==> run P <==
Design median, start of the top module:
module median
#(
    parameter MEM_DATA_WIDTH = 32,
    parameter LUT_ADDR_WIDTH = 10,  
    parameter MEM_ADDR_WIDTH = 10,  
    parameter PIXEL_DATA_WIDTH = 8,
    parameter IMG_WIDTH  = 320,
    parameter IMG_HEIGHT = 320
)(
    input clk,  
    input rst_n,  
    input [31:0] word0,
    input [31:0] word1,
    input [31:0] word2,
    output [PIXEL_DATA_WIDTH-1:0] pixel1,
    output [PIXEL_DATA_WIDTH-1:0] pixel2,
    output [PIXEL_DATA_WIDTH-1:0] pixel3,
    output [PIXEL_DATA_WIDTH-1:0] pixel4,
    output [LUT_ADDR_WIDTH-1:0] raddr_a,
    output [LUT_ADDR_WIDTH-1:0] raddr_b,
    output [LUT_ADDR_WIDTH-1:0] raddr_c,
    output [MEM_ADDR_WIDTH-1:0] waddr
);
clock: 30.0 ns
lec_check: 0
abc_area: 1
cap_margin: 35
cell_pad_in_sites_detail_placement: 1
cell_pad_in_sites_global_placement: 3
core_aspect_ratio: 0.59
core_margin: 2
core_utilization: 40
cts_cluster_diameter: 274
gpl_routability_driven: 1
gpl_timing_driven: 0
hold_slack_margin: 0.23
setup_slack_margin: 5.0
slew_margin: 20
tns_end_percent: 80
run.sh (not shown) runs the stock make flow with config.mk's settings and CLKGATE_MAP_FILE=.
==> inputs of run E, as changes to run P <==
Settings changed: CAP_MARGIN 35 to 20, CELL_PAD_IN_SITES_DETAIL_PLACEMENT 1 to not set, CELL_PAD_IN_SITES_GLOBAL_PLACEMENT 3 to not set, CORE_ASPECT_RATIO 0.59 to 1.76, CORE_UTILIZATION 40 to 46, CTS_CLUSTER_DIAMETER 274 to 184, CTS_CLUSTER_SIZE set to 100, GPL_ROUTABILITY_DRIVEN 1 to not set, GPL_TIMING_DRIVEN 0 to not set, HOLD_SLACK_MARGIN 0.23 to not set, SETUP_SLACK_MARGIN 5.0 to not set, TNS_END_PERCENT 80 to not set.
==> inputs of run X, as changes to run P <==
Settings changed: CAP_MARGIN 35 to 20, CELL_PAD_IN_SITES_DETAIL_PLACEMENT 1 to not set, CELL_PAD_IN_SITES_GLOBAL_PLACEMENT 3 to not set, CORE_ASPECT_RATIO 0.59 to 1.76, CORE_UTILIZATION 40 to 22, CTS_CLUSTER_DIAMETER 274 to 184, CTS_CLUSTER_SIZE set to 100, GPL_ROUTABILITY_DRIVEN 1 to not set, GPL_TIMING_DRIVEN 0 to not set, HOLD_SLACK_MARGIN 0.23 to not set, PLACE_DENSITY set to 0.82, SETUP_SLACK_MARGIN 5.0 to not set, SLEW_MARGIN 20 to 0, TNS_END_PERCENT 80 to not set.
==> results <==
Run E passed the timing, design-rule and antenna checks. Run P failed in global placement (3_3_place_gp). Run X went through all stages and came out clean.
Fmax is about the same in run E and run X.
Clock skew: run E is higher than run X (0.0044 ns).
In area after synthesis, run E and run X do not differ.
Setup slack: run X is higher than run E (0.038 ns).
In run X the final cell count is larger than in run E, by 17%.
Against run E, the count of clock-buffer cells in the layout of run X is higher by 3.
Register-to-register slack: run E is worse than run X (0.30 ns).
Of run X and run E, run X has the higher cell area (gap about 3.2%, measured against run E).
Against run X, the worst hold slack of run E is better by 0.016 ns.

---

==> v24 <==
median again, from the RTL that the note above started with.
export LEC_CHECK = 0
export ABC_AREA = 1
export CAP_MARGIN = 20
export CORE_MARGIN = 2
export CORE_UTILIZATION = 70
export CTS_CLUSTER_DIAMETER = 209
export CTS_CLUSTER_SIZE = 36
export HOLD_SLACK_MARGIN = 0.28
export SETUP_SLACK_MARGIN = 4.94
export SLEW_MARGIN = 0
create_clock -name core_clock -period 19.3 [get_ports {clk}]
==> v8 (differences from v24) <==
Settings changed: ABC_AREA 1 to unset, CORE_UTILIZATION 70 to 40, CTS_CLUSTER_DIAMETER 209 to unset, CTS_CLUSTER_SIZE 36 to unset, HOLD_SLACK_MARGIN 0.28 to unset, SETUP_SLACK_MARGIN 4.94 to unset, SLEW_MARGIN 0 to 20.
==> flow/constraint.sdc (replaced) <==
create_clock -name core_clock -period 30.0 [get_ports {clk}]
set_input_delay 6.0000 -clock core_clock [delete_from_list [all_inputs] [get_ports {clk}]]
set_output_delay 6.0000 -clock core_clock [all_outputs]
set_load 0.01 [all_outputs]
==> v18 (differences from v24) <==
Settings changed: CORE_ASPECT_RATIO set to 0.71, CORE_UTILIZATION 70 to 22, CTS_CLUSTER_DIAMETER 209 to 184, CTS_CLUSTER_SIZE 36 to 100, HOLD_SLACK_MARGIN 0.28 to unset, SETUP_SLACK_MARGIN 4.94 to unset, SLEW_MARGIN 0 to 20.
==> flow/constraint.sdc (replaced) <==
create_clock -name core_clock -period 30.0 [get_ports {clk}]
set_input_delay 6.0000 -clock core_clock [delete_from_list [all_inputs] [get_ports {clk}]]
set_output_delay 6.0000 -clock core_clock [all_outputs]
set_load 0.01 [all_outputs]
==> results <==
|  | v24 | v18 | v8 |
|---|---|---|---|
| Status | stopped before the end | finished clean | finished clean |
| Failing step | global routing | - | - |
| Cell area after placement | 0.0263 mm² | 0.0256 mm² | 0.0261 mm² |
| TritonCTS clock tree | - | yes | yes |
| Total of clock buffers placed in the layout | - | 18 | 17 |
| Startpoint of the lowest-slack hold path | - | window_contol.waddr[9]$_DFFE_PN0P_ | window_contol.waddr[9]$_DFFE_PN0P_ |
| Type of the worst setup path | - | in2out | in2out |
| FF+latch area | - | 0.00313 mm² | 0.00313 mm² |
| Relative slew slack | - | 0.203 | 0.247 |
| CP Capture Type | - | output pin | output pin |
| Clk tree area frac | - | 0.0224 | 0.0226 |
| Distinct lib cells used | 59 | 59 | 99 |
| Logic depth of the worst register-to-register path | - | 34 | 45 |
| Routability congestion estimate from global placement | 1.09 | 0.960 | 0.995 |
| Cell Count Post-Placement | 4112 | 5024 | 3995 |
| Initial Util | 0.708 | 0.222 | 0.405 |
| Layout area overhead | - | 17.5% | 15.7% |
| Cts repair resizes | 345 | 0 | 2 |
| Fraction of synthesized cell area in xor and xnor cells | 0.0169 | 0.0169 | 0.0281 |
| Row count | 65 | 98 | 88 |
